==> flow/design.v (excerpt) <==
module axi_slave #(
    parameter AXI_ID_WD   = 2,
    parameter AXI_DATA_WD = 32,
    parameter AXI_ADDR_WD = 32,
    parameter AXI_STRB_WD = 4
    )(
    input                      S_AXI_ACLK,
    input                      S_AXI_ARESETN,
    input  [AXI_ADDR_WD-1 : 0] S_AXI_AWADDR,
    input  [AXI_ID_WD-1   : 0] S_AXI_AWID,
    input  [1 : 0]             S_AXI_AWBURST,
    input  [2 : 0]             S_AXI_AWSIZE,
    input  [7 : 0]             S_AXI_AWLEN,
    input                      S_AXI_AWVALID,
    output                     S_AXI_AWREADY,
    input  [AXI_DATA_WD-1 : 0] S_AXI_WDATA,
    input  [AXI_STRB_WD-1 : 0] S_AXI_WSTRB,
    input                      S_AXI_WLAST,
    input                      S_AXI_WVALID,
    output                     S_AXI_WREADY,
    output [AXI_ID_WD-1   : 0] S_AXI_BID,
    output [1 : 0]             S_AXI_BRESP,
    output                     S_AXI_BVALID,
    input                      S_AXI_BREADY,
    input  [AXI_ADDR_WD-1 : 0] S_AXI_ARADDR,
    input  [AXI_ID_WD-1   : 0] S_AXI_ARID,
    input  [1 : 0]             S_AXI_ARBURST,
    input  [2 : 0]             S_AXI_ARSIZE,
    input  [7 : 0]             S_AXI_ARLEN,
    input                      S_AXI_ARVALID,
    output                     S_AXI_ARREADY,
    output [AXI_DATA_WD-1 : 0] S_AXI_RDATA,
    output                     S_AXI_RLAST,
    output [AXI_ID_WD-1   : 0] S_AXI_RID,
    output [1 : 0]             S_AXI_RRESP,
    output                     S_AXI_RVALID,
    input                      S_AXI_RREADY
    );
    localparam IW = AXI_ID_WD,
               DW = AXI_DATA_WD,
               AW = AXI_ADDR_WD,
               SW = AXI_STRB_WD;
    localparam DW_BYTE = DW >> 3;
    localparam DEPTH   = 1 << 8;
    reg [7 : 0] bank0 [63 : 0];
    reg [7 : 0] bank1 [63 : 0];
    reg [7 : 0] bank2 [63 : 0];
    reg [7 : 0] bank3 [63 : 0];
    reg [AW-1 : 0] awaddr;
    reg [IW-1 : 0] awid;
    reg [1 : 0]    awburst;
    reg [2 : 0]    awsize;
    reg [7 : 0]    awlen;
    reg [AW-1 : 0] araddr;
    reg [IW-1 : 0] arid;
    reg [1 : 0]    arburst;
    reg [2 : 0]    arsize;
    reg [7 : 0]    arlen;
    reg            axi_awready;
    reg            axi_wready;
    reg [IW-1 : 0] axi_bid;
    reg            axi_bvalid;
    reg            axi_arready;
  ...
clock: 5.92 ns
lec_check: 0
cap_margin: 20
cell_pad_in_sites_detail_placement: 0
cell_pad_in_sites_global_placement: 4
core_margin: 2
core_utilization: 40
place_density: 0.5
setup_slack_margin: 1.45
slew_margin: 20
run.sh (not shown) runs the stock make flow with config.mk's settings and CLKGATE_MAP_FILE=.
Then changed:
CELL_PAD_IN_SITES_DETAIL_PLACEMENT = 2   (was 0)
CORE_UTILIZATION = 24   (was 40)
SETUP_SLACK_MARGIN = not set   (was 1.45)
clock period = 8.57 ns   (was 5.92 ns; I/O delays follow)
The new run finished with timing, DRC and antenna clean.
Final area fell by 0.69%.
Clock-buffer cell count rose by 68.
Sequential share of layout area rose by 0.43 points.
Worst setup slack improved by 0.36 ns.
Core utilization fell by 19 points.
Then changed:
CORE_UTILIZATION = 40   (was 24)
SETUP_SLACK_MARGIN = 2.52   (was not set)
clock period = 11.1 ns   (was 8.57 ns; I/O delays follow)
Effect: Hold slack hardly moves. Setup slack gains 2.2 ns. Synthesized area stays the same. Utilization went up by 17 points. Total power drops by a quarter to a third. Global-route usage rises by 7.8 points. Routed wire length goes down by roughly a tenth. First-iteration DRC count climbs by about a fifth. Final area drops by a few percent. Cell count drops by about a fifth. Sequential share of layout area is higher by 2.3 points.


axi_slave again, from the RTL that the note above started with.
export LEC_CHECK = 0
export CAP_MARGIN = 40
export CELL_PAD_IN_SITES_DETAIL_PLACEMENT = 1
export CELL_PAD_IN_SITES_GLOBAL_PLACEMENT = 2
export CORE_MARGIN = 2
export CORE_UTILIZATION = 20
export CTS_CLUSTER_SIZE = 76
export MAX_ROUTING_LAYER = met5
export MIN_ROUTING_LAYER = met2
export SLEW_MARGIN = 35
export TNS_END_PERCENT = 45
create_clock -name core_clock -period 8.73 [get_ports {S_AXI_ACLK}]
==> next run, changes <==
CAP_MARGIN = 10   (was 40)
CELL_PAD_IN_SITES_DETAIL_PLACEMENT = default   (was 1)
CELL_PAD_IN_SITES_GLOBAL_PLACEMENT = default   (was 2)
CORE_UTILIZATION = 72   (was 20)
CTS_CLUSTER_DIAMETER = 384   (was default)
CTS_CLUSTER_SIZE = 15   (was 76)
MAX_ROUTING_LAYER = default   (was met5)
MIN_ROUTING_LAYER = default   (was met2)
SETUP_SLACK_MARGIN = 1.23   (was default)
SLEW_MARGIN = 20   (was 35)
TNS_END_PERCENT = default   (was 45)
clock period = 4.76 ns   (was 8.73 ns; I/O delays follow)
The changed run completed, yet does not pass: setup timing. Worst setup slack loses 1.2 ns. Final cell count falls by well over a third. Die size falls by well over a third. Register-to-register slack loses 2.7 ns. Power rises by well over a third. Sequential cell count does not change.
==> next run, changes <==
CELL_PAD_IN_SITES_DETAIL_PLACEMENT = 0   (was default)
CELL_PAD_IN_SITES_GLOBAL_PLACEMENT = 0   (was default)
CTS_CLUSTER_DIAMETER = 88   (was 384)
PLACE_DENSITY = 0.61   (was default)
SETUP_SLACK_MARGIN = default   (was 1.23)
SLEW_MARGIN = 40   (was 20)
Result:
- The changed run ran to the end with violations: setup timing
- total power is lower by 0.61%
- first-iteration DRC count is lower by 1.3%
- via count hardly moves
- die area stays the same
- final area is lower by 1.2%
- clock-buffer cell count is lower by 10
- clock power is about the same
- setup slack degrades by 0.082 ns
- clock skew is lower by 0.012 ns
- synthesized area does not change
==> next run, changes <==
CAP_MARGIN = 5   (was 10)
CTS_CLUSTER_DIAMETER = 105   (was 88)
HOLD_SLACK_MARGIN = -0.06   (was default)
SLEW_MARGIN = 30   (was 40)
After rerunning: The new run finished but failed the layout checks on setup timing. Final area shrinks slightly. Utilization shrinks by 0.35 points. Wire length shrinks slightly.
Power figures rest on the tool's default switching activity, not on a simulated workload.
